===== design/flow/run.sh =====
#!/bin/bash
# the make line also repeats each setting of config.mk as NAME=value (left out here)
make -C /OpenROAD-flow-scripts/flow DESIGN_CONFIG=/design/flow/config.mk WORK_HOME=/design/flow/orfs CLKGATE_MAP_FILE= finish

===== design/flow/config.mk =====
export PLATFORM = sky130hd
export DESIGN_NAME = conv_neuron_layer_ffanout
export DESIGN_NICKNAME = conv_neuron_layer_ffanout
export VERILOG_FILES = /design/flow/design.v
export SDC_FILE = /design/flow/constraint.sdc
export NUM_CORES = 4
export LEC_CHECK = 0
export ABC_AREA = 1
export CAP_MARGIN = 5
export CORE_MARGIN = 2
export CORE_UTILIZATION = 72
export CTS_CLUSTER_DIAMETER = 194
export CTS_CLUSTER_SIZE = 13
export SETUP_SLACK_MARGIN = 0.41
export SLEW_MARGIN = 20

===== design/flow/design.v =====
module conv_neuron
  #
  (
   parameter FEATURE_WIDTH    = 8,
   parameter WEIGHT_WIDTH     = 8,
   parameter WEIGHT_MEM_ORDER = 5,
   parameter OUTPUT_WIDTH     = 8,
   parameter OUTPUT_SHIFT     = 0,
   parameter BIAS_SHIFT       = 0,
   parameter ReLU             = "TRUE"
   )   
  (
   input logic                     clk,
   input logic [FEATURE_WIDTH-1:0] feature_stream,
   input logic                     feature_first,
   input logic                     feature_last,
   input logic [WEIGHT_WIDTH-1:0]  weight_stream,
   input logic                     weight_first,
   input logic                     weight_last,
   output logic [OUTPUT_WIDTH-1:0] output_stream,
   output logic                    output_valid
   );
   localparam WEIGHT_MEM_SIZE = 2**WEIGHT_MEM_ORDER;
   localparam ACC_SIZE        = FEATURE_WIDTH + WEIGHT_WIDTH + WEIGHT_MEM_ORDER;
   localparam P_SIZE          = FEATURE_WIDTH + WEIGHT_WIDTH + 1;
   logic [WEIGHT_MEM_SIZE-1:0][WEIGHT_WIDTH-1:0] wmem;
   logic [WEIGHT_MEM_ORDER-1:0] 		 wmem_waddr;
   logic [WEIGHT_MEM_ORDER-1:0] 		 wmem_raddr;
   logic [WEIGHT_WIDTH-1:0] 			 bias;
   logic 					 wmem_writing;
   logic signed [P_SIZE-1:0] 			 p;
   logic [3:0][FEATURE_WIDTH-1:0] 		 feature_stream_reg;
   logic [2:0][WEIGHT_WIDTH-1:0] 		 weight_reg;
   logic signed [ACC_SIZE-1:0] 			 acc;
   logic [4:0] 					 feature_first_reg;
   logic [6:0] 					 feature_last_reg;
   logic signed [ACC_SIZE-1:0] 			 acc_slv;
   always @(posedge clk) begin
      if (weight_first) begin
         wmem_writing <= '1;
         wmem_waddr   <= '0;
         bias         <= weight_stream;
      end else if (wmem_writing) begin
         if (weight_last) wmem_writing <= '0;
         wmem[wmem_waddr] <= weight_stream;
         wmem_waddr       <= wmem_waddr + 1'b1;
      end
      for (int i = 0; i < 3; i++) begin
	 if (i == 0) weight_reg[i] <= wmem[wmem_raddr];
	 else        weight_reg[i] <= weight_reg[i-1];
      end
      if (feature_first) 
        wmem_raddr <= '0;
      else
        wmem_raddr <= wmem_raddr + 1'b1;  
      for (int i = 0; i < 4; i++) begin
	 if (i == 0) feature_stream_reg[i] <= feature_stream;
	 else        feature_stream_reg[i] <= feature_stream_reg[i-1];
      end
      for (int i = 0; i < 5; i++) begin
	 if (i == 0) feature_first_reg[i] <= feature_first;
	 else        feature_first_reg[i] <= feature_first_reg[i-1];
      end
      for (int i = 0; i < 7; i++) begin
	 if (i == 0) feature_last_reg[i] <= feature_last;
	 else        feature_last_reg[i] <= feature_last_reg[i-1];
      end
      p <= $signed(weight_reg[2]) * $signed({1'b0, feature_stream_reg[3]});  
      if (feature_first_reg[4])      
        acc <= ($signed(bias) << BIAS_SHIFT) + $signed(p);
      else        
        acc <= acc + p;
      acc_slv <= acc;
      if (feature_last_reg[6]) begin
         if (ReLU == "TRUE") begin
            if (acc_slv[ACC_SIZE-1]) begin
               output_stream <= '0;
            end else begin
               if (ACC_SIZE == OUTPUT_WIDTH+OUTPUT_SHIFT) begin
		  output_stream <= acc_slv[ACC_SIZE-1:OUTPUT_SHIFT];
               end else begin
		  if (|acc_slv[ACC_SIZE-1:OUTPUT_WIDTH+OUTPUT_SHIFT-1]) begin
                     output_stream[OUTPUT_WIDTH-1] <= '0;
                     output_stream[OUTPUT_WIDTH-2:0] <= '1;
                  end else begin
                     output_stream <= acc_slv[OUTPUT_WIDTH+OUTPUT_SHIFT-1:OUTPUT_SHIFT];
		  end
               end
            end 
	 end else begin
            output_stream <= acc_slv[OUTPUT_WIDTH+OUTPUT_SHIFT-1:OUTPUT_SHIFT];
	 end  
         output_valid <= '1;
      end else begin
         output_valid <= '0;
      end  
   end  
endmodule  
module conv_neuron_layer_ffanout
  #
  (
   parameter LAYER_SIZE       = 10,
   parameter LAYER_SIZE_ORDER = 4,
   parameter FEATURE_WIDTH    = 8,
   parameter WEIGHT_WIDTH     = 8,
   parameter WEIGHT_MEM_ORDER = 5,
   parameter OUTPUT_WIDTH     = 8,
   parameter OUTPUT_SHIFT     = 0,
   parameter BIAS_SHIFT       = 0,
   parameter ReLU             = "TRUE"
   )
  (
   input logic                         clk,
   input logic [FEATURE_WIDTH-1:0]     feature_stream,
   input logic                         feature_first,
   input logic                         feature_last,
   input logic [WEIGHT_WIDTH-1:0]      weight_stream,
   input logic [LAYER_SIZE_ORDER-1:0]  weight_id,
   input logic                         weight_first,
   input logic                         weight_last,
   output logic [OUTPUT_WIDTH-1:0]     output_stream,
   output logic [LAYER_SIZE_ORDER-1:0] output_id,
   output logic                        output_valid
   );
  logic [0:LAYER_SIZE][FEATURE_WIDTH-1:0]    feature_fanout_sr;
  logic [0:LAYER_SIZE][WEIGHT_WIDTH-1:0]     weight_fanout_sr;
  logic [0:LAYER_SIZE][LAYER_SIZE_ORDER-1:0] weight_id_fanout_sr;
  logic [0:LAYER_SIZE][LAYER_SIZE_ORDER-1:0] output_id_fanin_sr;
  logic [0:LAYER_SIZE][OUTPUT_WIDTH-1:0]     output_fanin_sr;
  logic [0:LAYER_SIZE][OUTPUT_WIDTH-1:0]     output_sig;
  logic [LAYER_SIZE:0]                       feature_first_sr;
  logic [LAYER_SIZE:0]                       feature_last_sr;
  logic [LAYER_SIZE:0]                       weight_first_sr;
  logic [LAYER_SIZE:0]                       weight_last_sr;
  logic [LAYER_SIZE:0]                       output_valid_sr;
  logic [LAYER_SIZE:0]                       weight_first_valid;
  logic [LAYER_SIZE:0]                       weight_last_valid;
  logic [LAYER_SIZE:0]                       output_valid_sig;
  always_ff @(posedge clk) begin
    feature_fanout_sr[0]   <= feature_stream;
    feature_first_sr[0]    <= feature_first;
    feature_last_sr[0]     <= feature_last;
    weight_fanout_sr[0]    <= weight_stream;
    weight_id_fanout_sr[0] <= weight_id;
    weight_first_sr[0]     <= weight_first;
    weight_last_sr[0]      <= weight_last;
    output_valid_sr[LAYER_SIZE]    <= '0;
    output_fanin_sr[LAYER_SIZE]    <= '0;
    output_id_fanin_sr[LAYER_SIZE] <= '0;
    for (int i=1; i <= LAYER_SIZE; i++) begin
      feature_fanout_sr[i]   <= feature_fanout_sr[0];
      feature_first_sr[i]    <= feature_first_sr[0];
      feature_last_sr[i]     <= feature_last_sr[0];
      weight_fanout_sr[i]    <= weight_fanout_sr[i-1];
      weight_first_sr[i]     <= weight_first_sr[i-1];
      weight_last_sr[i]      <= weight_last_sr[i-1];
      weight_id_fanout_sr[i] <= weight_id_fanout_sr[i-1];
      if (weight_id_fanout_sr[i-1] == i) begin
        weight_first_valid[i] <= weight_first_sr[i-1];
        weight_last_valid[i]  <= weight_last_sr[i-1];
      end else begin
        weight_first_valid[i] <= '0;
        weight_last_valid[i]  <= '0;
      end
      if (output_valid_sig[i]) begin
        output_valid_sr[i-1]    <= '1;
        output_fanin_sr[i-1]    <= output_sig[i];
        output_id_fanin_sr[i-1] <= i;
      end else begin
        output_valid_sr[i-1]    <= output_valid_sr[i];
        output_fanin_sr[i-1]    <= output_fanin_sr[i];
        output_id_fanin_sr[i-1] <= output_id_fanin_sr[i];
      end
    end  
  end  
  assign output_valid  = output_valid_sr[0];
  assign output_id     = output_id_fanin_sr[0];
  assign output_stream = output_fanin_sr[0];
  generate
    for (genvar i_g = 1; i_g <= LAYER_SIZE; i_g++) begin : g_NEURONS
      conv_neuron
        #
        (
         .FEATURE_WIDTH    (FEATURE_WIDTH),
         .WEIGHT_WIDTH     (WEIGHT_WIDTH),
         .WEIGHT_MEM_ORDER (WEIGHT_MEM_ORDER),
         .OUTPUT_WIDTH     (OUTPUT_WIDTH),
         .OUTPUT_SHIFT     (OUTPUT_SHIFT),
         .BIAS_SHIFT       (BIAS_SHIFT),
         .ReLU             (ReLU)
         )
      u_conv_neuron
        (
         .clk              (clk),
         .feature_stream   (feature_fanout_sr[i_g]),
         .feature_first    (feature_first_sr[i_g]),
         .feature_last     (feature_last_sr[i_g]),
         .weight_stream    (weight_fanout_sr[i_g]),
         .weight_first     (weight_first_valid[i_g]),
         .weight_last      (weight_last_valid[i_g]),
         .output_stream    (output_sig[i_g]),
         .output_valid     (output_valid_sig[i_g])
         );
    end  
  endgenerate
endmodule  

===== design/flow/constraint.sdc =====
create_clock -name core_clock -period 4.37 [get_ports {clk}]
set_input_delay 0.8740 -clock core_clock [delete_from_list [all_inputs] [get_ports {clk}]]
set_output_delay 0.8740 -clock core_clock [all_outputs]
set_load 0.01 [all_outputs]

==> results of run 1 <==
[final cells by class]
type                            instances  area (um^2)
Sequential cell                      4014       108000
Clock buffer                          611         9740
Antenna cell                           21         52.6
Inverter                             2219         8360
Clock inverter                         23          324
Tap cell                             3978         4980
Fill cell                           21000        66300
Timing Repair Buffer                  562         5750
Multi-Input combinational cell      18600        99100
[per-stage QoR]
step	utilization [%]
after global placement	73.4
after global routing	78.1
after floorplan	-
after detailed placement	73.4
final	78.1
after CTS	77.4
[what timing repair did]
action | in CTS | in global routing
gates cloned | 9 | 9
resized | 203 | 339
buffers inserted | 50 | 60
endpoints found under the setup margin | 74 | 86
hold endpoints to repair | 0 | 0
pin swaps | 91 | 204
[per-layer routing]
layer	routed length [um]	share of wire, %	vias to the layer above	global-route usage, %
li1	-	-	86800	-
met1	245000	39	87900	56.2
met4	31500	5.0	8	16.8
met2	276000	44	12400	59.1
met3	79600	13	1860	7.79
met5	60	0.0095	-	0
==> results.tsv, run 1 <==
metric	value	unit
status	no timing/DRC/antenna violations	
number of cells in Yosys stat	26200	
Avg Inst Size Synth	8.34	um^2
routability cong.	0.964	
slew margin rel.	18.0	%
Slew @ Worst Pin	1.23	ns
Synth warnings	2	
Worst Path Required	5.19	ns
Via Count	189000	
yosys xor share	0.850	%
Finished Cell Area	236000	um^2
Min Hold Slack	0.290	ns
dominant register cell	edfxtp_1	
largest net degree at the start of global routing	185	
Seq cells post-synth	4014	
CTS sink count	4014	
FFs w/ async S/R, synth	0	%
crit path max-delay cell type	fa_1	
WS Path Type	reg2reg	
vias in the first global route	174000	
Final Non-Filler Cells	30000	
crit path to	g_NEURONS[1].u_conv_neuron.p[13]	
DRC viols	0	
Hold Path Class	reg2reg	
CP Capture Type	register	
first-pass GRT wire length	971	mm
H-tree depth	5	
sequential area share after synthesis	49.2	%
die area	308000	um^2
Cells on Worst Hold Path	0	
crit share post-route	94.0	%
port bufs	37	
R2R depth	14	
Mux area share	0.0458	%
Finish-stage setup viols	0	
clock skew	0.0920	ns
GRT Residual Overflow	0	
core area	302000	um^2
final wirelength	632	mm
I/O pins	38	
Chip Height	555	um
FP Rows	202	
maxcap violations	0	
Synth top area share	37.4	%
family with the most delay on the worst path	adder cells	
synthesis area per yosys	219000	um^2
nets@finish	26900	
tool warnings	98	
Critical Path, Cell by Cell	buf_12 -> bufbuf_16 -> nand2_1 -> fa_1 -> fa_1 -> fa_1 -> inv_1 -> fa_1 -> ha_4 -> nand2_2 -> o21ai_1 -> nand2_1 -> o2111ai_1 -> xor2_1	
hold path endpoint	g_NEURONS[10].u_conv_neuron.weight_reg[18]	
commonest cells in the netlist	nand2_1, o21ai_0, edfxtp_1, nor2_1, inv_1	
Startpoint Class	register	
CTS Hold Buffers Added	0	
Skew-Pair Late Insertion Delay	0.98	ns
Setup Total Neg Slack	0	ns
cell count after synthesis	26200	
Tmin final	4.11	ns
Routed WL per cell	21.1	um
CP Max Fanout	12	
crit path DAT	4.93	ns
area delta synth->final	8.00	%
Hold Startpoint	g_NEURONS[10].u_conv_neuron.weight_reg[10]	
post-placement cell count	29200	
Crit path top cell by count	fa_1	
Place WS	0.0751	ns
Floorplan Utilization	72.3	%
Iter 0 DRT Violations	29000	
HPWL after detailed placement	409	mm
reg2reg end	g_NEURONS[1].u_conv_neuron.p[13]	
leading area contributor after synthesis	edfxtp_1	
R2R setup slack	0.26	ns
final hold violations	0	
initial antenna violation count	29	
clock slew at reported path FFs	0.06	ns
WP depth	14	
CTS tree	built	
placed cell area	222000	um^2
clock buffer depth	4	
Worst path max stage delay	0.51	ns
RSZ-0062 raised after global routing	true	
Detail Route Antenna Nets	0	
vias per cell	6.31	
Worst Setup SP	g_NEURONS[10].u_conv_neuron.feature_stream_reg[29]	
Main logic family	simple AND/OR/NAND/NOR gates	
final slew viol count	0	
Syn Std Cell Area	219000	um^2
Cell Type Count	48	
root buffer cell	clkbuf_16	
yosys simple share	24.9	%
die width	555	um
RR Startpoint	g_NEURONS[10].u_conv_neuron.feature_stream_reg[29]	
AO/OA Area Share	10.1	%
fa+ha+maj area frac	8.38	%
number of buffers and inverters on the critical path	3	
EDFF count, synth	2720	
all-layer global routing usage	39.4	%
fmax	243	MHz
drt pass-1 iters	9	
CTS Buf Count	346	
cell with the most instances after synthesis	nand2_1	
setup ws final	0.260	ns
Cell area leaders	edfxtp_1, nand2_1, dfxtp_1	
==> run 2: changes to the inputs <==
- CAP_MARGIN: 5 -> 20
- CTS_CLUSTER_DIAMETER: 194 -> 28
- CTS_CLUSTER_SIZE: 13 -> 88
- GPL_TIMING_DRIVEN: unset -> 1
- MAX_ROUTING_LAYER: unset -> met5
- PLACE_DENSITY_LB_ADDON: unset -> 0.19
- SETUP_SLACK_MARGIN: 0.41 -> 0.95
- SLEW_MARGIN: 20 -> 35
- clock period: 4.37 -> 3.67 ns (I/O delays scaled with it)
==> results.tsv, run 2 <==
metric	value	unit
status	complete, but fails checks	
Failing Checks	setup timing	
area of the multi-input gates	101000	um^2
Iter 0 DRT Violations	32400	
FILL cells	15900	
Hold Path Class	in2reg	
setup ws final	-0.766	ns
FP Rows	202	
Worst path max stage delay	0.59	ns
DRC viols	0	
CTS Buf Count	790	
I/O pins	38	
number of cells in Yosys stat	26200	
Place WS	-0.590	ns
Hold Startpoint	feature_first	
Finish-stage setup viols	103	
Seq. cell area	108000	um^2
Cell Type Count	48	
Synth warnings	2	
placed cell area	226000	um^2
Skew-Pair Late Insertion Delay	1.15	ns
area delta synth->final	19.2	%
synthesis area per yosys	219000	um^2
leading area contributor after synthesis	edfxtp_1	
Critical Path, Cell by Cell	clkbuf_16 -> buf_6 -> nand2_1 -> fa_1 -> fa_1 -> inv_1 -> fa_1 -> fa_2 -> ha_4 -> a21oi_4 -> o21ai_2 -> nand2_1 -> o2111ai_2 -> xor2_1	
Syn Std Cell Area	219000	um^2
crit share post-route	121	%
largest net degree at the start of global routing	159	
WP depth	14	
RR Startpoint	g_NEURONS[10].u_conv_neuron.feature_stream_reg[31]	
cell with the most instances after synthesis	nand2_1	
FFs w/ async S/R, synth	0	%
Chip Height	555	um
crit path DAT	5.40	ns
Min Hold Slack	0.0316	ns
Crit path top cell by count	fa_1	
sequential area share after synthesis	49.2	%
Tmin final	4.44	ns
Mux area share	0.0458	%
maxcap violations	0	
AO/OA Area Share	10.1	%
clock buffer depth	4	
all-layer global routing usage	44.3	%
crit path max-delay cell type	fa_2	
fa+ha+maj area frac	8.38	%
Startpoint Class	register	
root buffer cell	clkbuf_16	
nets@finish	27900	
Cells on Worst Hold Path	1	
yosys xor share	0.850	%
core area	302000	um^2
Seq cells post-synth	4014	
Finished Core Util	86.2	%
dominant register cell	edfxtp_1	
CTS sink count	4014	
number of buffers and inverters on the critical path	3	
CTS tree	built	
clock skew	0.101	ns
Finished Cell Area	261000	um^2
die width	555	um
Floorplan Utilization	72.3	%
Via Count	203000	
final slew viol count	0	
final wirelength	718	mm
vias in the first global route	195000	
WS Path Type	reg2reg	
die area	308000	um^2
H-tree depth	6	
Detail Route Antenna Nets	0	
Main logic family	simple AND/OR/NAND/NOR gates	
final hold violations	0	
first-pass GRT wire length	1080	mm
Worst Setup SP	g_NEURONS[10].u_conv_neuron.feature_stream_reg[31]	
tool warnings	91	
RSZ-0062 raised after global routing	true	
Slew @ Worst Pin	1.03	ns
slew margin rel.	31.2	%
cell count after synthesis	26200	
routability cong.	0.977	
yosys simple share	24.9	%
Synth top area share	37.4	%
reg2reg end	g_NEURONS[10].u_conv_neuron.p[14]	
hold path endpoint	feature_first_sr[0]	
CP Max Fanout	9	
HPWL after detailed placement	425	mm
fmax	225	MHz
commonest cells in the netlist	nand2_1, o21ai_0, edfxtp_1, nor2_1, inv_1	
Cell area leaders	edfxtp_1, nand2_1, dfxtp_1	
R2R depth	14	
GRT Residual Overflow	0	
family with the most delay on the worst path	adder cells	
drt pass-1 iters	14	
Avg Inst Size Synth	8.34	um^2
CP Capture Type	register	
R2R setup slack	-0.77	ns
Worst Path Required	4.63	ns
clock slew at reported path FFs	0.06	ns
Routed WL per cell	22.9	um
initial antenna violation count	31	
port bufs	37	
crit path to	g_NEURONS[10].u_conv_neuron.p[14]	
EDFF count, synth	2720	
vias per cell	6.49	
## run 2: per-layer routing
| metal | vias to the layer above | share of wire, % | track usage (%) |
|---|---|---|---|
| met5 | - | 0.034 | 0 |
| met4 | 34 | 7.5 | 28.0 |
| met3 | 3699 | 13 | 9.98 |
| met2 | 16400 | 45 | 69.4 |
| met1 | 93900 | 34 | 56.0 |
| li1 | 89100 | - | - |
## run 2: repair_timing
action | in CTS | in global routing
resized | 816 | 341
endpoints found under the hold margin | 0 | 0
setup endpoints to repair | 2197 | 2577
cloned | 9 | 3
pin swaps | 332 | 239
setup buffers | 83 | 60
hold buffers | 0 | 0
## run 2: stage by stage
step                cells  TNS [ns]
global placement    29600    -33.05
detailed placement  29700    -36.96
CTS                 31200    -19.73
floorplan           26200  -2433.62
finish              31300    -31.86
global route        31300    -39.93
## run 2: cell type report
class	instances	area share, %
multi-input combinational	18600	38.7
timing repair buffer	1044	3.92
antenna	14	0.0134
tap	3978	1.91
inverter	2219	3.22
sequential	4014	41.3
clock inverter	578	2.85
clock buffer	916	8.02
==> run 3: changes to the inputs <==
- CELL_PAD_IN_SITES_GLOBAL_PLACEMENT: unset -> 0
- CORE_MARGIN: 2 -> 4
- CORE_UTILIZATION: 72 -> 68
- CTS_CLUSTER_DIAMETER: 28 -> unset
- CTS_CLUSTER_SIZE: 88 -> 40
- PLACE_DENSITY_LB_ADDON: 0.19 -> unset
- SETUP_SLACK_MARGIN: 0.95 -> -0.31
- clock period: 3.67 -> 4.92 ns (I/O delays scaled with it)
==> results.tsv, run 3 <==
metric	value	unit
Place WS	0.409	ns
reg2reg end	g_NEURONS[10].u_conv_neuron.p[16]	
setup ws final	0.343	ns
Routed WL per cell	20.6	um
Worst Setup SP	g_NEURONS[10].u_conv_neuron.feature_stream_reg[27]	
post-placement cell count	29400	
Floorplan Utilization	68.5	%
number of buffers and inverters on the critical path	2	
fa+ha+maj area frac	8.38	%
clock slew at reported path FFs	0.07	ns
GRT Residual Overflow	0	
cell with the most instances after synthesis	nand2_1	
clock skew	0.0565	ns
tool warnings	79	
fmax	218	MHz
Seq cells post-synth	4014	
AO/OA Area Share	10.1	%
R2R setup slack	0.34	ns
EDFF count, synth	2720	
initial antenna violation count	21	
CTS tree	built	
Synth top area share	37.4	%
Critical Path, Cell by Cell	buf_4 -> nand2_1 -> fa_1 -> fa_1 -> inv_1 -> fa_1 -> fa_1 -> ha_1 -> nand2_1 -> o21ai_0 -> nand3_1 -> nand3_1 -> xor2_1	
R2R depth	13	
FFs w/ async S/R, synth	0	%
die area	330000	um^2
Worst Path Required	5.82	ns
CTS sink count	4014	
H-tree depth	5	
CP Capture Type	register	
family with the most delay on the worst path	adder cells	
status	no timing/DRC/antenna violations	
port bufs	37	
hold path endpoint	g_NEURONS[8].u_conv_neuron.weight_reg[22]	
RSZ-0062 raised after global routing	false	
Iter 0 DRT Violations	24700	
synthesis area per yosys	219000	um^2
quantity of gates resized following cts	0	
final slew viol count	0	
Setup Total Neg Slack	0	ns
WS Path Type	reg2reg	
Crit path top cell by count	fa_1	
slew margin rel.	32.3	%
Avg Inst Size Synth	8.34	um^2
crit path max-delay cell type	dfxtp_4	
Cell Type Count	48	
vias per cell	6.12	
routability cong.	0.947	
vias in the first global route	174000	
yosys simple share	24.9	%
core area	319000	um^2
maxcap violations	0	
clock buffer depth	4	
Post-CTS Setup Repair Bufs	0	
Finish-stage setup viols	0	
yosys xor share	0.850	%
Startpoint Class	register	
root buffer cell	clkbuf_16	
Cell area leaders	edfxtp_1, nand2_1, dfxtp_1	
Slew @ Worst Pin	1.01	ns
all-layer global routing usage	36.5	%
number of cells in Yosys stat	26200	
Final Non-Filler Cells	30300	
Skew-Pair Late Insertion Delay	1.00	ns
Tmin final	4.58	ns
Hold Path Class	reg2reg	
CP Max Fanout	44	
Detail Route Antenna Nets	0	
leading area contributor after synthesis	edfxtp_1	
Min Hold Slack	0.324	ns
final wirelength	624	mm
cell count after synthesis	26200	
CTS Buf Count	416	
DRC viols	0	
Hold Startpoint	g_NEURONS[8].u_conv_neuron.weight_reg[14]	
Syn Std Cell Area	219000	um^2
Synth warnings	2	
Via Count	185000	
crit path to	g_NEURONS[10].u_conv_neuron.p[16]	
Main logic family	simple AND/OR/NAND/NOR gates	
area delta synth->final	7.89	%
crit share post-route	93.0	%
dominant register cell	edfxtp_1	
I/O pins	38	
largest net degree at the start of global routing	179	
commonest cells in the netlist	nand2_1, o21ai_0, edfxtp_1, nor2_1, inv_1	
die width	575	um
CTS Hold Buffers Added	0	
nets@finish	26800	
RR Startpoint	g_NEURONS[10].u_conv_neuron.feature_stream_reg[27]	
first-pass GRT wire length	973	mm
final hold violations	0	
Mux area share	0.0458	%
HPWL after detailed placement	412	mm
crit path DAT	5.48	ns
Worst path max stage delay	0.85	ns
drt pass-1 iters	8	
sequential area share after synthesis	49.2	%
FP Rows	207	
Chip Height	575	um
WP depth	13	
Cells on Worst Hold Path	0	
[run 3: layout make-up]
class / instances / area (um^2)
Sequential cell: 4014 / 108000
Antenna cell: 42 / 105
Tap cell: 4284 / 5360
Inverter: 2219 / 8360
Multi-Input combinational cell: 18600 / 97000
Clock buffer: 589 / 12000
Fill cell: 24400 / 83300
Timing Repair Buffer: 376 / 3360
Clock inverter: 188 / 1820
[run 3: per-stage QoR]
stage	instance area (um^2)	util [%]
global route	236000	73.9
detailed placement	222000	69.5
global placement	222000	69.4
finish	236000	73.9
floorplan	219000	-
CTS	236000	73.8
[run 3: layer usage]
layer  track usage, %  part of all wire [%]  vias to the layer above
li1                 -                     -                    86700
met1             49.2                    38                    86400
met2             58.0                    46                    10500
met3             5.75                    10                     1820
met4             18.2                   5.7                       10
met5                0                 0.011                        -
==> run 4: changes to the inputs <==
- ABC_AREA: 1 -> unset
- CELL_PAD_IN_SITES_GLOBAL_PLACEMENT: 0 -> unset
- CORE_MARGIN: 4 -> 2
- CORE_UTILIZATION: 68 -> 59
- CTS_CLUSTER_SIZE: 40 -> unset
- GPL_TIMING_DRIVEN: 1 -> unset
- MAX_ROUTING_LAYER: met5 -> unset
- SETUP_SLACK_MARGIN: -0.31 -> 0.52
- SLEW_MARGIN: 35 -> 20
- clock period: 4.92 -> 3.38 ns (I/O delays scaled with it)
==> results.tsv, run 4 <==
metric	value	unit
AO/OA Area Share	3.80	%
drt pass-1 iters	6	
yosys xor share	1.95	%
yosys simple share	6.38	%
final slew viol count	0	
vias per cell	6.07	
placed cell area	215000	um^2
FFs w/ async S/R, synth	0	%
met3 usage	2.68	%
hold path endpoint	feature_fanout_sr[80]	
Via Count	122000	
WP depth	22	
Slew @ Worst Pin	1.12	ns
dominant register cell	edfxtp_1	
status	complete, but fails checks	
H-tree depth	5	
initial antenna violation count	14	
R2R setup slack	-1.22	ns
RR Startpoint	g_NEURONS[10].u_conv_neuron.feature_stream_reg[28]	
Detail Route Antenna Nets	0	
Hold Path Class	in2reg	
Worst Path Required	4.22	ns
CP Max Fanout	5	
Main logic family	multiplexers	
CTS Buf Count	416	
cell with the most instances after synthesis	mux2_2	
maxcap violations	0	
setup ws final	-1.22	ns
leading area contributor after synthesis	edfxtp_1	
Chip Height	594	um
DRC viols	0	
Avg Inst Size Synth	14.2	um^2
vias in the first global route	126000	
nets@finish	16300	
Failing Checks	setup timing	
Hold Startpoint	feature_stream[0]	
root buffer cell	clkbuf_16	
Synth warnings	2	
cell count after synthesis	14500	
final wirelength	489	mm
Routed WL per cell	24.4	um
Tmin final	4.60	ns
crit path max-delay cell type	fa_1	
CTS sink count	4014	
family with the most delay on the worst path	adder cells	
die width	594	um
first-pass GRT wire length	747	mm
CP Capture Type	register	
GRT Residual Overflow	0	
Finish-stage setup viols	113	
WS Path Type	reg2reg	
crit share post-route	136	%
routability cong.	0.897	
die area	353000	um^2
Skew-Pair Late Insertion Delay	0.98	ns
port bufs	37	
Min Hold Slack	0.144	ns
EDFF count, synth	2720	
Floorplan Utilization	59.3	%
clock buffer depth	4	
Critical Path, Cell by Cell	buf_4 -> buf_6 -> buf_8 -> buf_6 -> buf_16 -> and2_4 -> fa_1 -> ha_1 -> inv_2 -> fa_1 -> fa_1 -> inv_2 -> ha_4 -> nor2b_4 -> o21ai_2 -> a21boi_2 -> o21ai_2 -> a21boi_2 -> o21bai_1 -> a21boi_2 -> buf_4 -> a311oi_2	
crit path DAT	5.44	ns
Worst path max stage delay	0.51	ns
tool warnings	63	
core area	346000	um^2
HPWL after detailed placement	330	mm
I/O pins	38	
FILL cells	24200	
all-layer global routing usage	27.0	%
number of buffers and inverters on the critical path	8	
busiest grt layer	met2	
sequential area share after synthesis	52.3	%
Startpoint Class	register	
met2 usage	45.2	%
Mux area share	23.9	%
synthesis area per yosys	206000	um^2
clock skew	0.0478	ns
reg2reg end	g_NEURONS[9].u_conv_neuron.p[16]	
GR Layer Usage met1	37.9	%
Worst Setup SP	g_NEURONS[10].u_conv_neuron.feature_stream_reg[28]	
CTS tree	built	
Finished Cell Area	234000	um^2
clock slew at reported path FFs	0.06	ns
Iter 0 DRT Violations	8750	
Cell area leaders	edfxtp_1, mux2_2, dfxtp_1	
Synth top area share	39.7	%
Cell Type Count	106	
R2R depth	22	
Cells on Worst Hold Path	1	
largest net degree at the start of global routing	141	
final hold violations	0	
Finished Core Util	67.5	%
number of cells in Yosys stat	14500	
RSZ-0062 raised after global routing	true	
slew margin rel.	25.0	%
fa+ha+maj area frac	8.91	%
crit path to	g_NEURONS[9].u_conv_neuron.p[16]	
Syn Std Cell Area	206000	um^2
fmax	217	MHz
Seq cells post-synth	4014	
commonest cells in the netlist	mux2_2, edfxtp_1, dfxtp_1, ha_1, mux4_2	
area delta synth->final	13.7	%
FP Rows	216	
-- run 4: layer usage --
metal,vias to the layer above,wire [um]
li1,55200,-
met1,62900,215000
met2,2841,239000
met3,715,21400
met4,0,13500
met5,-,0
-- run 4: stage by stage --
stage / TNS [ns] / instances / setup slack [ns]
finish: -90.93 / 20000 / -1.22
global route: -106.43 / 20000 / -1.40
CTS: -82.03 / 19900 / -1.24
detailed placement: -94.16 / 19100 / -1.51
global placement: -90.89 / 19100 / -1.40
floorplan: -3466.00 / 14500 / -1.32
-- run 4: timing repair --
action,4_1_cts,5_1_grt
gates cloned,5,8
endpoints found under the hold margin,0,0
buffers inserted,57,99
endpoints found under the setup margin,1483,2571
hold buffers,0,0
gates resized,295,520
pin swaps,133,281
-- run 4: final cells by class --
| type | count | area (um^2) | area share (%) |
|---|---|---|---|
| flip-flops and latches | 4014 | 108000 | 46.1 |
| multi-input cells | 9057 | 95000 | 40.6 |
| clock buffers | 591 | 12200 | 5.22 |
| repair buffers | 900 | 8700 | 3.72 |
| well taps | 4578 | 5730 | 2.45 |
| inverters | 699 | 2630 | 1.13 |
| clock inverters | 196 | 1880 | 0.806 |
| diodes | 10 | 25.0 | 0.0107 |
==> run 5: changes to the inputs <==
- CORE_UTILIZATION: 59 -> 23
- SETUP_SLACK_MARGIN: 0.52 -> unset
- clock period: 3.38 -> 8.67 ns (I/O delays scaled with it)
==> results.tsv, run 5 <==
metric	value	unit
Synth top area share	39.7	%
R2R depth	18	
port bufs	37	
Via Count	116000	
leading area contributor after synthesis	edfxtp_1	
synthesis area per yosys	206000	um^2
sequential area share after synthesis	52.3	%
clock buffer depth	4	
DRC viols	0	
Floorplan Utilization	23.1	%
Seq cells post-synth	4014	
first-pass GRT wire length	717	mm
Chip Height	949	um
Seq. cell area	108000	um^2
maxcap violations	0	
RR Startpoint	g_NEURONS[10].u_conv_neuron.feature_stream_reg[27]	
Detail Route Antenna Nets	0	
initial antenna violation count	23	
Min Hold Slack	0.250	ns
CP Max Fanout	36	
nets@finish	15600	
Skew-Pair Late Insertion Delay	1.10	ns
Finish-stage setup viols	0	
commonest cells in the netlist	mux2_2, edfxtp_1, dfxtp_1, ha_1, mux4_2	
R2R setup slack	2.96	ns
crit share post-route	65.8	%
area of the multi-input gates	92500	um^2
root buffer cell	clkbuf_16	
vias in the first global route	118000	
area delta synth->final	13.6	%
clock skew	0.148	ns
yosys xor share	1.95	%
CTS Buf Count	415	
CTS Hold Buffers Added	0	
core area	892000	um^2
CTS sink count	4014	
Hold Startpoint	g_NEURONS[4].u_conv_neuron.weight_reg[8]	
EDFF count, synth	2720	
number of cells in Yosys stat	14500	
crit path DAT	6.61	ns
crit path max-delay cell type	dfxtp_4	
Synth warnings	2	
Worst Setup SP	g_NEURONS[10].u_conv_neuron.feature_stream_reg[27]	
number of buffers and inverters on the critical path	4	
hold path endpoint	g_NEURONS[4].u_conv_neuron.weight_reg[16]	
Critical Path, Cell by Cell	buf_4 -> nand2_1 -> fa_1 -> fa_1 -> inv_1 -> fa_1 -> inv_1 -> fa_1 -> inv_1 -> ha_1 -> o21ai_0 -> a21boi_0 -> o21ai_0 -> a21boi_0 -> o21bai_1 -> a21boi_0 -> nor4_1 -> a311oi_1	
fa+ha+maj area frac	8.91	%
GRT Residual Overflow	0	
Slew @ Worst Pin	1.13	ns
fmax	175	MHz
cell count after synthesis	14500	
H-tree depth	5	
tool warnings	56	
Finished Core Util	26.2	%
Hold Path Class	reg2reg	
Worst path max stage delay	0.66	ns
routability cong.	0.799	
AO/OA Area Share	3.80	%
Startpoint Class	register	
Syn Std Cell Area	206000	um^2
yosys simple share	6.38	%
clock slew at reported path FFs	0.07	ns
Tmin final	5.71	ns
Crit path top cell by count	fa_1	
FILL cells	91300	
FFs w/ async S/R, synth	0	%
all-layer global routing usage	9.91	%
Main logic family	multiplexers	
final wirelength	464	mm
I/O pins	38	
WP depth	18	
final hold violations	0	
Cell area leaders	edfxtp_1, mux2_2, dfxtp_1	
Cells on Worst Hold Path	0	
die width	949	um
Post-CTS Setup Repair Bufs	0	
Cell Type Count	106	
WS Path Type	reg2reg	
reg2reg end	g_NEURONS[9].u_conv_neuron.p[16]	
family with the most delay on the worst path	adder cells	
FP Rows	347	
die area	901000	um^2
status	no timing/DRC/antenna violations	
final slew viol count	0	
RSZ-0062 raised after global routing	false	
Mux area share	23.9	%
drt pass-1 iters	5	
cell with the most instances after synthesis	mux2_2	
CTS tree	built	
Worst Path Required	9.57	ns
CP Capture Type	register	
crit path to	g_NEURONS[9].u_conv_neuron.p[16]	
HPWL after detailed placement	304	mm
largest net degree at the start of global routing	182	
dominant register cell	edfxtp_1	
Routed WL per cell	17.4	um
slew margin rel.	24.4	%
Avg Inst Size Synth	14.2	um^2
quantity of gates resized following cts	0	
vias per cell	4.37	
Iter 0 DRT Violations	8591	
==> run 5: area by class of cell <==
class,count,area share (%)
diodes,7,0.00750
clock buffers,582,5.15
clock inverters,193,0.840
inverters,699,1.12
multi-input cells,9057,39.6
flip-flops and latches,4014,46.1
well taps,11900,6.36
repair buffers,207,0.779
==> run 5: metrics by stage <==
step	area, um^2	setup WS, ns	std cells	setup TNS [ns]
final	234000	2.96	26600	0
after floorplan	206000	-4.01	14500	-4109.68
after CTS	233000	2.99	26600	0
after detailed placement	219000	3.11	25800	0
after global routing	234000	2.53	26600	0
after global placement	219000	3.05	25800	0
==> run 5: routing by layer <==
layer  vias to the layer above  part of all wire, %  track usage [%]
li1                      53900                    -                -
met1                     59600                   46             13.7
met2                      2138                   47             16.4
met3                       670                  4.3             1.38
met4                         2                  2.7             2.55
met5                         -               0.0028                0
==> run 6: changes to the inputs <==
- CELL_PAD_IN_SITES_DETAIL_PLACEMENT: unset -> 2
- CELL_PAD_IN_SITES_GLOBAL_PLACEMENT: unset -> 1
- CORE_MARGIN: 2 -> 5
- CORE_UTILIZATION: 23 -> 38
- CTS_CLUSTER_SIZE: unset -> 45
- GPL_ROUTABILITY_DRIVEN: unset -> 1
- PLACE_DENSITY_LB_ADDON: unset -> 0.05
- SETUP_SLACK_MARGIN: unset -> 1.57
- SLEW_MARGIN: 20 -> 25
- clock period: 8.67 -> 7.82 ns (I/O delays scaled with it)
==> results.tsv, run 6 <==
metric	value	unit
Cell area leaders	edfxtp_1, mux2_2, dfxtp_1	
routability cong.	0.799	
fmax	176	MHz
Post-CTS Setup Repair Bufs	0	
Main logic family	multiplexers	
tool warnings	59	
dominant register cell	edfxtp_1	
yosys xor share	1.95	%
Crit path top cell by count	fa_1	
root buffer cell	clkbuf_16	
family with the most delay on the worst path	adder cells	
final hold violations	0	
clock buffer depth	4	
EDFF count, synth	2720	
CTS tree	built	
sequential area share after synthesis	52.3	%
number of buffers and inverters on the critical path	4	
yosys simple share	6.38	%
I/O pins	38	
Cells on Worst Hold Path	0	
crit path to	g_NEURONS[5].u_conv_neuron.p[14]	
clock slew at reported path FFs	0.06	ns
crit path DAT	6.59	ns
Detail Route Antenna Nets	0	
hold path endpoint	g_NEURONS[10].u_conv_neuron.feature_stream_reg[30]	
crit share post-route	72.6	%
DRC viols	0	
Via Count	120000	
area delta synth->final	11.6	%
RR Startpoint	g_NEURONS[10].u_conv_neuron.feature_stream_reg[30]	
quantity of gates resized following cts	0	
GRT Residual Overflow	0	
Iter 0 DRT Violations	6475	
Avg Inst Size Synth	14.2	um^2
Setup Total Neg Slack	0	ns
Floorplan Utilization	38.1	%
nets@finish	15700	
Routed WL per cell	26.2	um
Finish-stage setup viols	0	
CP Capture Type	register	
drt pass-1 iters	6	
clock skew	0.0747	ns
FP Rows	270	
Slew @ Worst Pin	1.06	ns
crit path max-delay cell type	dfxtp_4	
post-placement cell count	21200	
all-layer global routing usage	20.4	%
first-pass GRT wire length	881	mm
initial antenna violation count	45	
Worst Setup SP	g_NEURONS[10].u_conv_neuron.feature_stream_reg[30]	
Final Non-Filler Cells	22100	
core area	540000	um^2
Startpoint Class	register	
die width	746	um
Hold Path Class	reg2reg	
vias per cell	5.42	
number of cells in Yosys stat	14500	
Chip Height	746	um
AO/OA Area Share	3.80	%
vias in the first global route	136000	
FFs w/ async S/R, synth	0	%
fa+ha+maj area frac	8.91	%
reg2reg end	g_NEURONS[5].u_conv_neuron.p[14]	
R2R depth	18	
Cell Type Count	106	
Mux area share	23.9	%
setup ws final	2.14	ns
Place WS	2.13	ns
slew margin rel.	29.0	%
Syn Std Cell Area	206000	um^2
H-tree depth	5	
status	no timing/DRC/antenna violations	
R2R setup slack	2.14	ns
commonest cells in the netlist	mux2_2, edfxtp_1, dfxtp_1, ha_1, mux4_2	
Worst Path Required	8.73	ns
HPWL after detailed placement	395	mm
final wirelength	579	mm
Skew-Pair Late Insertion Delay	1.04	ns
Tmin final	5.68	ns
CP Max Fanout	37	
RSZ-0062 raised after global routing	false	
Critical Path, Cell by Cell	buf_4 -> nand2_1 -> fa_1 -> fa_1 -> inv_1 -> fa_1 -> inv_1 -> fa_1 -> inv_1 -> ha_1 -> o21ai_0 -> a21boi_0 -> o21ai_0 -> a21boi_1 -> o21ai_0 -> a21bo_2 -> or4b_1 -> o311ai_0	
leading area contributor after synthesis	edfxtp_1	
Seq cells post-synth	4014	
cell count after synthesis	14500	
die area	556000	um^2
WP depth	18	
port bufs	37	
Worst path max stage delay	0.74	ns
cell with the most instances after synthesis	mux2_2	
Synth top area share	39.7	%
Finished Core Util	42.5	%
largest net degree at the start of global routing	202	
maxcap violations	0	
final slew viol count	0	
CTS sink count	4014	
Hold Startpoint	g_NEURONS[10].u_conv_neuron.feature_stream_reg[22]	
WS Path Type	reg2reg	
synthesis area per yosys	206000	um^2
Synth warnings	2	
CTS Hold Buffers Added	0	
CTS Buf Count	465	
run 6: metrics by stage:
| stage | hold WS [ns] | area, um^2 |
|---|---|---|
| after global routing | 0.275 | 229000 |
| final | 0.277 | 230000 |
| after detailed placement | 0.313 | 214000 |
| after floorplan | 0.310 | 206000 |
| after CTS | 0.254 | 229000 |
| after global placement | 0.313 | 214000 |
run 6: final cells by class:
type,count,area (um^2)
repair buffers,215,1960
flip-flops and latches,4014,108000
fillers,52000,310000
clock inverters,238,2220
diodes,10,25.0
clock buffers,645,13400
inverters,699,2630
well taps,7208,9020
multi-input cells,9057,92600
run 6: routing by layer:
layer	track usage [%]	vias to the layer above	routed length [um]
li1	-	53900	-
met4	4.36	0	12700
met1	27.5	63800	262000
met5	0	-	0
met3	1.79	701	14900
met2	35.7	1386	289000
==> run 7: changes to the inputs <==
- CELL_PAD_IN_SITES_DETAIL_PLACEMENT: 2 -> unset
- CELL_PAD_IN_SITES_GLOBAL_PLACEMENT: 1 -> unset
- CORE_MARGIN: 5 -> 2
- CORE_UTILIZATION: 38 -> 70
- CTS_CLUSTER_SIZE: 45 -> unset
- GPL_ROUTABILITY_DRIVEN: 1 -> unset
- PLACE_DENSITY_LB_ADDON: 0.05 -> unset
- SETUP_SLACK_MARGIN: 1.57 -> 1.05
- SLEW_MARGIN: 25 -> 20
- clock period: 7.82 -> 4.74 ns (I/O delays scaled with it)
==> results.tsv, run 7 <==
metric	value	unit
Place WS	-0.125	ns
hold path endpoint	g_NEURONS[3].u_conv_neuron.weight_reg[8]	
Cells on Worst Hold Path	0	
crit share post-route	96.5	%
vias per cell	6.45	
clock skew	0.0689	ns
Startpoint Class	register	
Detail Route Antenna Nets	0	
FILL cells	16800	
all-layer global routing usage	31.1	%
clock buffer depth	4	
area delta synth->final	11.4	%
initial antenna violation count	13	
CP Capture Type	register	
tool warnings	97	
Worst path max stage delay	0.55	ns
crit path DAT	5.40	ns
Cell Type Count	106	
Synth warnings	2	
final wirelength	473	mm
status	no timing/DRC/antenna violations	
CP Max Fanout	7	
DRC viols	0	
commonest cells in the netlist	mux2_2, edfxtp_1, dfxtp_1, ha_1, mux4_2	
CTS sink count	4014	
first-pass GRT wire length	729	mm
Synth top area share	39.7	%
EDFF count, synth	2720	
yosys xor share	1.95	%
Hold Startpoint	g_NEURONS[3].u_conv_neuron.weight_reg[0]	
Hold Path Class	reg2reg	
slew margin rel.	20.6	%
Finish-stage setup viols	0	
Tmin final	4.57	ns
WP depth	19	
Finished Cell Area	229000	um^2
CTS tree	built	
FFs w/ async S/R, synth	0	%
number of cells in Yosys stat	14500	
fa+ha+maj area frac	8.91	%
clock slew at reported path FFs	0.06	ns
R2R setup slack	0.17	ns
Slew @ Worst Pin	1.19	ns
family with the most delay on the worst path	adder cells	
R2R depth	19	
Worst Path Required	5.56	ns
dominant register cell	edfxtp_1	
routability cong.	0.886	
cell count after synthesis	14500	
crit path to	g_NEURONS[6].u_conv_neuron.p[16]	
leading area contributor after synthesis	edfxtp_1	
yosys simple share	6.38	%
final slew viol count	0	
Iter 0 DRT Violations	11400	
drt pass-1 iters	8	
sequential area share after synthesis	52.3	%
nets@finish	16000	
AO/OA Area Share	3.80	%
die width	546	um
Main logic family	multiplexers	
I/O pins	38	
Routed WL per cell	24.9	um
RR Startpoint	g_NEURONS[10].u_conv_neuron.feature_stream_reg[27]	
Worst Setup SP	g_NEURONS[10].u_conv_neuron.feature_stream_reg[27]	
CTS Buf Count	403	
placed cell area	211000	um^2
Seq cells post-synth	4014	
vias in the first global route	125000	
Syn Std Cell Area	206000	um^2
Critical Path, Cell by Cell	buf_12 -> buf_16 -> and2_4 -> fa_1 -> ha_4 -> inv_2 -> fa_1 -> fa_1 -> inv_2 -> ha_4 -> nor2b_4 -> o21ai_2 -> a21boi_2 -> o21ai_1 -> nand2b_1 -> a21o_1 -> a41o_1 -> o41a_1 -> xnor2_1	
core area	292000	um^2
RSZ-0062 raised after global routing	true	
CTS Hold Buffers Added	0	
Crit path top cell by count	fa_1	
number of buffers and inverters on the critical path	4	
WS Path Type	reg2reg	
final hold violations	0	
fmax	219	MHz
synthesis area per yosys	206000	um^2
Via Count	122000	
crit path max-delay cell type	fa_1	
maxcap violations	0	
reg2reg end	g_NEURONS[6].u_conv_neuron.p[16]	
setup ws final	0.168	ns
Chip Height	546	um
port bufs	37	
cell with the most instances after synthesis	mux2_2	
GRT Residual Overflow	0	
Floorplan Utilization	70.5	%
H-tree depth	5	
HPWL after detailed placement	309	mm
Mux area share	23.9	%
Skew-Pair Late Insertion Delay	0.98	ns
root buffer cell	clkbuf_16	
largest net degree at the start of global routing	224	
Avg Inst Size Synth	14.2	um^2
die area	298000	um^2
Cell area leaders	edfxtp_1, mux2_2, dfxtp_1	
FP Rows	198	
-- run 7: final cells by class --
class / instances / area [um^2] / area share, %
diodes: 8 / 20.0 / 0.00874
clock buffers: 548 / 11500 / 5.01
clock inverters: 213 / 2370 / 1.03
inverters: 699 / 2630 / 1.15
multi-input cells: 9057 / 94500 / 41.3
flip-flops and latches: 4014 / 108000 / 47.0
well taps: 3900 / 4880 / 2.13
repair buffers: 521 / 5440 / 2.38
-- run 7: through the flow --
step | hold slack (ns) | setup TNS, ns | std cells | util [%]
after floorplan | 0.310 | 0 | 14500 | -
after global placement | 0.311 | 0 | 18000 | 72.3
after detailed placement | 0.312 | -0.215 | 18000 | 72.3
after CTS | 0.292 | 0 | 18900 | 77.9
after global routing | 0.316 | 0 | 19000 | 78.5
final | 0.294 | 0 | 19000 | 78.5
-- run 7: timing repair --
action,CTS,global route
cloned,12,4
pin swaps,228,268
setup endpoints to repair,91,189
resized,319,314
setup buffers,121,65
-- run 7: routing by layer --
layer / GRT usage (%) / up-vias / wire (um)
li1: - / 54400 / -
met1: 43.2 / 62800 / 196000
met2: 51.7 / 4180 / 233000
met3: 3.66 / 840 / 28800
met4: 9.68 / 4 / 15400
met5: 0 / - / 22
==> run 8: changes to the inputs <==
- CAP_MARGIN: 20 -> 40
- CELL_PAD_IN_SITES_DETAIL_PLACEMENT: unset -> 1
- CORE_UTILIZATION: 70 -> 41
- HOLD_SLACK_MARGIN: unset -> 0.03
- PLACE_DENSITY_LB_ADDON: unset -> 0.15
- SETUP_SLACK_MARGIN: 1.05 -> 1.39
- TNS_END_PERCENT: unset -> 20
- clock period: 4.74 -> 6.86 ns (I/O delays scaled with it)
==> results.tsv, run 8 <==
metric	value	unit
commonest cells in the netlist	mux2_2, edfxtp_1, dfxtp_1, ha_1, mux4_2	
die area	507000	um^2
clock skew	0.0972	ns
nets@finish	15800	
Mux area share	23.9	%
Crit path top cell by count	fa_1	
Synth warnings	2	
HPWL after detailed placement	334	mm
AO/OA Area Share	3.80	%
area delta synth->final	11.8	%
port bufs	37	
hold path endpoint	g_NEURONS[2].u_conv_neuron.acc_slv[13]	
die width	712	um
final wirelength	508	mm
leading area contributor after synthesis	edfxtp_1	
EDFF count, synth	2720	
Finished Cell Area	230000	um^2
Detail Route Antenna Nets	0	
vias per cell	5.47	
Chip Height	712	um
H-tree depth	5	
synthesis area per yosys	206000	um^2
CTS Hold Buffers Added	0	
vias in the first global route	124000	
Seq cells post-synth	4014	
clock slew at reported path FFs	0.06	ns
Slew @ Worst Pin	1.23	ns
Routed WL per cell	23.5	um
initial antenna violation count	36	
fa+ha+maj area frac	8.91	%
Worst path max stage delay	0.73	ns
FP Rows	260	
CP Max Fanout	22	
tool warnings	80	
crit path DAT	6.09	ns
Synth top area share	39.7	%
family with the most delay on the worst path	adder cells	
CTS sink count	4014	
routability cong.	0.809	
Worst Path Required	7.69	ns
Startpoint Class	register	
Iter 0 DRT Violations	7615	
all-layer global routing usage	19.6	%
CP Capture Type	register	
maxcap violations	0	
Main logic family	multiplexers	
number of buffers and inverters on the critical path	4	
WP depth	18	
final slew viol count	0	
sequential area share after synthesis	52.3	%
crit share post-route	76.8	%
Min Hold Slack	0.300	ns
Avg Inst Size Synth	14.2	um^2
FILL cells	49600	
Skew-Pair Late Insertion Delay	1.01	ns
final hold violations	0	
CTS tree	built	
R2R depth	18	
cell with the most instances after synthesis	mux2_2	
Worst Setup SP	g_NEURONS[10].u_conv_neuron.feature_stream_reg[26]	
slew margin rel.	18.0	%
largest net degree at the start of global routing	190	
crit path max-delay cell type	dfxtp_4	
GRT Residual Overflow	0	
drt pass-1 iters	5	
RSZ-0062 raised after global routing	true	
R2R setup slack	1.59	ns
reg2reg end	g_NEURONS[6].u_conv_neuron.p[16]	
Hold Path Class	reg2reg	
yosys xor share	1.95	%
first-pass GRT wire length	780	mm
crit path to	g_NEURONS[6].u_conv_neuron.p[16]	
Finish-stage setup viols	0	
CTS Buf Count	442	
RR Startpoint	g_NEURONS[10].u_conv_neuron.feature_stream_reg[26]	
root buffer cell	clkbuf_16	
Hold Startpoint	g_NEURONS[2].u_conv_neuron.acc[13]	
dominant register cell	edfxtp_1	
placed cell area	214000	um^2
Floorplan Utilization	41.1	%
Critical Path, Cell by Cell	buf_4 -> nand2_1 -> fa_1 -> fa_1 -> inv_1 -> fa_1 -> inv_1 -> fa_1 -> inv_1 -> ha_1 -> o21ai_1 -> a21boi_0 -> o21ai_0 -> nand2b_1 -> a21o_1 -> a41o_1 -> o41a_1 -> xnor2_1	
FFs w/ async S/R, synth	0	%
I/O pins	38	
Syn Std Cell Area	206000	um^2
Cell area leaders	edfxtp_1, mux2_2, dfxtp_1	
core area	500000	um^2
Cells on Worst Hold Path	0	
DRC viols	0	
cell count after synthesis	14500	
Via Count	118000	
number of cells in Yosys stat	14500	
Cell Type Count	106	
Tmin final	5.27	ns
WS Path Type	reg2reg	
status	no timing/DRC/antenna violations	
clock buffer depth	4	
fmax	190	MHz
yosys simple share	6.38	%
## run 8: cell type report
class | instances | area [um^2] | share of cell area (%)
multi-input combinational | 9057 | 92500 | 40.3
clock inverter | 198 | 1910 | 0.830
clock buffer | 638 | 13100 | 5.68
tap | 6681 | 8360 | 3.64
inverter | 699 | 2630 | 1.14
timing repair buffer | 323 | 3570 | 1.55
sequential | 4014 | 108000 | 46.9
antenna | 13 | 32.5 | 0.0142
## run 8: what timing repair did
item / in CTS / in global routing
buffers inserted: 2 / 24
pin swaps: 0 / 0
setup endpoints to repair: 5 / 16
resized: 0 / 4
## run 8: through the flow
step	instances	setup slack (ns)	TNS [ns]	utilization (%)
final	21600	1.59	0	45.9
after global routing	21600	1.30	0	45.9
after CTS	21600	1.37	0	45.8
after detailed placement	20700	1.37	0	42.8
after global placement	20700	1.42	0	42.6
after floorplan	14500	-0.858	-1756.20	-
## run 8: per-layer routing
layer	track usage (%)	up-vias	wire length, um
met5	0	-	0
met4	3.88	0	10700
met3	1.88	604	19200
met2	31.9	1701	238000
met1	28.5	61800	240000
li1	-	54100	-
==> run 9: changes to the inputs <==
- ABC_AREA: unset -> 1
- CAP_MARGIN: 40 -> 20
- CELL_PAD_IN_SITES_DETAIL_PLACEMENT: 1 -> unset
- CELL_PAD_IN_SITES_GLOBAL_PLACEMENT: unset -> 3
- CORE_MARGIN: 2 -> 4
- CORE_UTILIZATION: 41 -> 69
- CTS_CLUSTER_SIZE: unset -> 19
- GPL_ROUTABILITY_DRIVEN: unset -> 0
- GPL_TIMING_DRIVEN: unset -> 0
- HOLD_SLACK_MARGIN: 0.03 -> 0.1
- MAX_ROUTING_LAYER: unset -> met5
- MIN_ROUTING_LAYER: unset -> met1
- PLACE_DENSITY_LB_ADDON: 0.15 -> 0.05
- SETUP_SLACK_MARGIN: 1.39 -> -0.31
- SLEW_MARGIN: 20 -> 15
- TNS_END_PERCENT: 20 -> unset
- clock period: 6.86 -> 3.9 ns (I/O delays scaled with it)
==> results.tsv, run 9 <==
metric	value	unit
Main logic family	simple AND/OR/NAND/NOR gates	
yosys xor share	0.850	%
dominant register cell	edfxtp_1	
FFs w/ async S/R, synth	0	%
status	did not finish	
EDFF count, synth	2720	
commonest cells in the netlist	nand2_1, o21ai_0, edfxtp_1, nor2_1, inv_1	
Mux area share	0.0458	%
Seq cells post-synth	4014	
sequential area share after synthesis	49.2	%
Floorplan Utilization	69.3	%
FP Rows	206	
AO/OA Area Share	10.1	%
Cell area leaders	edfxtp_1, nand2_1, dfxtp_1	
leading area contributor after synthesis	edfxtp_1	
die width	571	um
Cell Type Count	48	
Chip Height	571	um
Tool Error	[ERROR FLW-0024] Place density exceeds 1.0 (current PLACE_DENSITY_LB_ADDON =  0.05). Please check if the value of  PLACE_DENSITY_LB_ADDON is between 0 and 0.99.	
Synth warnings	2	
Fail Step	global placement without I/O (3_1_place_gp_skip_io)	
cell count after synthesis	26200	
synthesis area per yosys	219000	um^2
fa+ha+maj area frac	8.38	%
yosys simple share	24.9	%
Syn Std Cell Area	219000	um^2
Synth top area share	37.4	%
cell with the most instances after synthesis	nand2_1	
core area	315000	um^2
Avg Inst Size Synth	8.34	um^2
number of cells in Yosys stat	26200	
die area	326000	um^2
==> run 10: changes to the inputs <==
- ABC_AREA: 1 -> unset
- CELL_PAD_IN_SITES_GLOBAL_PLACEMENT: 3 -> unset
- CORE_MARGIN: 4 -> 2
- CORE_UTILIZATION: 69 -> 40
- CTS_CLUSTER_SIZE: 19 -> unset
- GPL_ROUTABILITY_DRIVEN: 0 -> unset
- GPL_TIMING_DRIVEN: 0 -> unset
- HOLD_SLACK_MARGIN: 0.1 -> unset
- MAX_ROUTING_LAYER: met5 -> unset
- MIN_ROUTING_LAYER: met1 -> unset
- PLACE_DENSITY_LB_ADDON: 0.05 -> unset
- SETUP_SLACK_MARGIN: -0.31 -> 1.64
- SLEW_MARGIN: 15 -> 20
- clock period: 3.9 -> 5.5 ns (I/O delays scaled with it)
==> results.tsv, run 10 <==
metric	value	unit
Hold Startpoint	g_NEURONS[10].u_conv_neuron.acc[16]	
CTS Hold Buffers Added	0	
WS Path Type	reg2reg	
die width	721	um
number of cells in Yosys stat	14500	
Seq cells post-synth	4014	
commonest cells in the netlist	mux2_2, edfxtp_1, dfxtp_1, ha_1, mux4_2	
Main logic family	multiplexers	
Worst Setup SP	g_NEURONS[10].u_conv_neuron.feature_stream_reg[25]	
synthesis area per yosys	206000	um^2
Synth warnings	2	
CP Capture Type	register	
I/O pins	38	
crit path to	g_NEURONS[2].u_conv_neuron.p[16]	
GRT Residual Overflow	0	
tool warnings	82	
Worst path max stage delay	0.55	ns
Startpoint Class	register	
final hold violations	0	
fmax	217	MHz
leading area contributor after synthesis	edfxtp_1	
Detail Route Antenna Nets	0	
FP Rows	263	
port bufs	37	
Hold Path Class	reg2reg	
HPWL after detailed placement	301	mm
drt pass-1 iters	6	
largest net degree at the start of global routing	164	
Syn Std Cell Area	206000	um^2
Iter 0 DRT Violations	8484	
Avg Inst Size Synth	14.2	um^2
Via Count	118000	
FFs w/ async S/R, synth	0	%
vias in the first global route	118000	
sequential area share after synthesis	52.3	%
crit path DAT	5.46	ns
all-layer global routing usage	17.7	%
clock skew	0.127	ns
area of the multi-input gates	94200	um^2
Routed WL per cell	21.7	um
number of buffers and inverters on the critical path	4	
Critical Path, Cell by Cell	buf_12 -> buf_16 -> buf_6 -> nand2b_4 -> fa_1 -> fa_1 -> fa_1 -> inv_1 -> fa_1 -> ha_4 -> a21boi_4 -> o21ai_2 -> a21boi_2 -> o21bai_1 -> a21boi_1 -> nor4_1 -> a311oi_1	
R2R depth	17	
crit path max-delay cell type	fa_1	
DRC viols	0	
maxcap violations	0	
yosys xor share	1.95	%
WP depth	17	
nets@finish	15900	
vias per cell	5.39	
slew margin rel.	22.1	%
dominant register cell	edfxtp_1	
clock slew at reported path FFs	0.06	ns
Tmin final	4.60	ns
cell count after synthesis	14500	
routability cong.	0.832	
yosys simple share	6.38	%
RSZ-0062 raised after global routing	true	
H-tree depth	5	
CTS sink count	4014	
Finish-stage setup viols	0	
area delta synth->final	13.2	%
Synth top area share	39.7	%
clock buffer depth	4	
initial antenna violation count	16	
Worst Path Required	6.36	ns
die area	520000	um^2
final wirelength	473	mm
Chip Height	721	um
Slew @ Worst Pin	1.17	ns
CTS Buf Count	432	
reg2reg end	g_NEURONS[2].u_conv_neuron.p[16]	
family with the most delay on the worst path	adder cells	
hold path endpoint	g_NEURONS[10].u_conv_neuron.acc_slv[16]	
AO/OA Area Share	3.80	%
R2R setup slack	0.90	ns
RR Startpoint	g_NEURONS[10].u_conv_neuron.feature_stream_reg[25]	
Seq. cell area	108000	um^2
root buffer cell	clkbuf_16	
EDFF count, synth	2720	
Setup Total Neg Slack	0	ns
fa+ha+maj area frac	8.91	%
Mux area share	23.9	%
Skew-Pair Late Insertion Delay	1.03	ns
CP Max Fanout	7	
final slew viol count	0	
Cells on Worst Hold Path	0	
status	no timing/DRC/antenna violations	
Cell area leaders	edfxtp_1, mux2_2, dfxtp_1	
cell with the most instances after synthesis	mux2_2	
core area	512000	um^2
CTS tree	built	
FILL cells	45300	
first-pass GRT wire length	729	mm
Cell Type Count	106	
Crit path top cell by count	fa_1	
crit share post-route	83.6	%
Floorplan Utilization	40.1	%
[run 10: final cells by class]
cell class              count  area share [%]
well taps                6757            3.63
multi-input cells        9057            40.5
inverters                 699            1.13
repair buffers            480            2.17
diodes                      5         0.00538
flip-flops and latches   4014            46.3
clock inverters           195           0.915
clock buffers             616            5.37
[run 10: stage by stage]
stage	cell area (um^2)	hold slack, ns	utilization, %	setup WS, ns	cells
detailed placement	214000	0.312	41.7	0.367	20800
floorplan	206000	0.310	-	0.795	14500
global route	233000	0.255	45.4	0.733	21800
CTS	231000	0.251	45.1	0.940	21800
global placement	214000	0.310	41.7	0.419	20800
finish	233000	0.273	45.4	0.901	21800
[run 10: layer usage]
metal  wire [um]  up-vias  GRT usage (%)
met4       11700        0           4.21
met3       17800      642           1.84
met5           0        -              0
met1      225000    60600           25.8
met2      219000     2051           28.5
li1            -    54500              -
[run 10: timing repair]
action / 4_1_cts / 5_1_grt
cloned: 7 / 1
pin swaps: 227 / 197
gates resized: 393 / 235
endpoints found under the setup margin: 101 / 110
setup buffers: 170 / 62
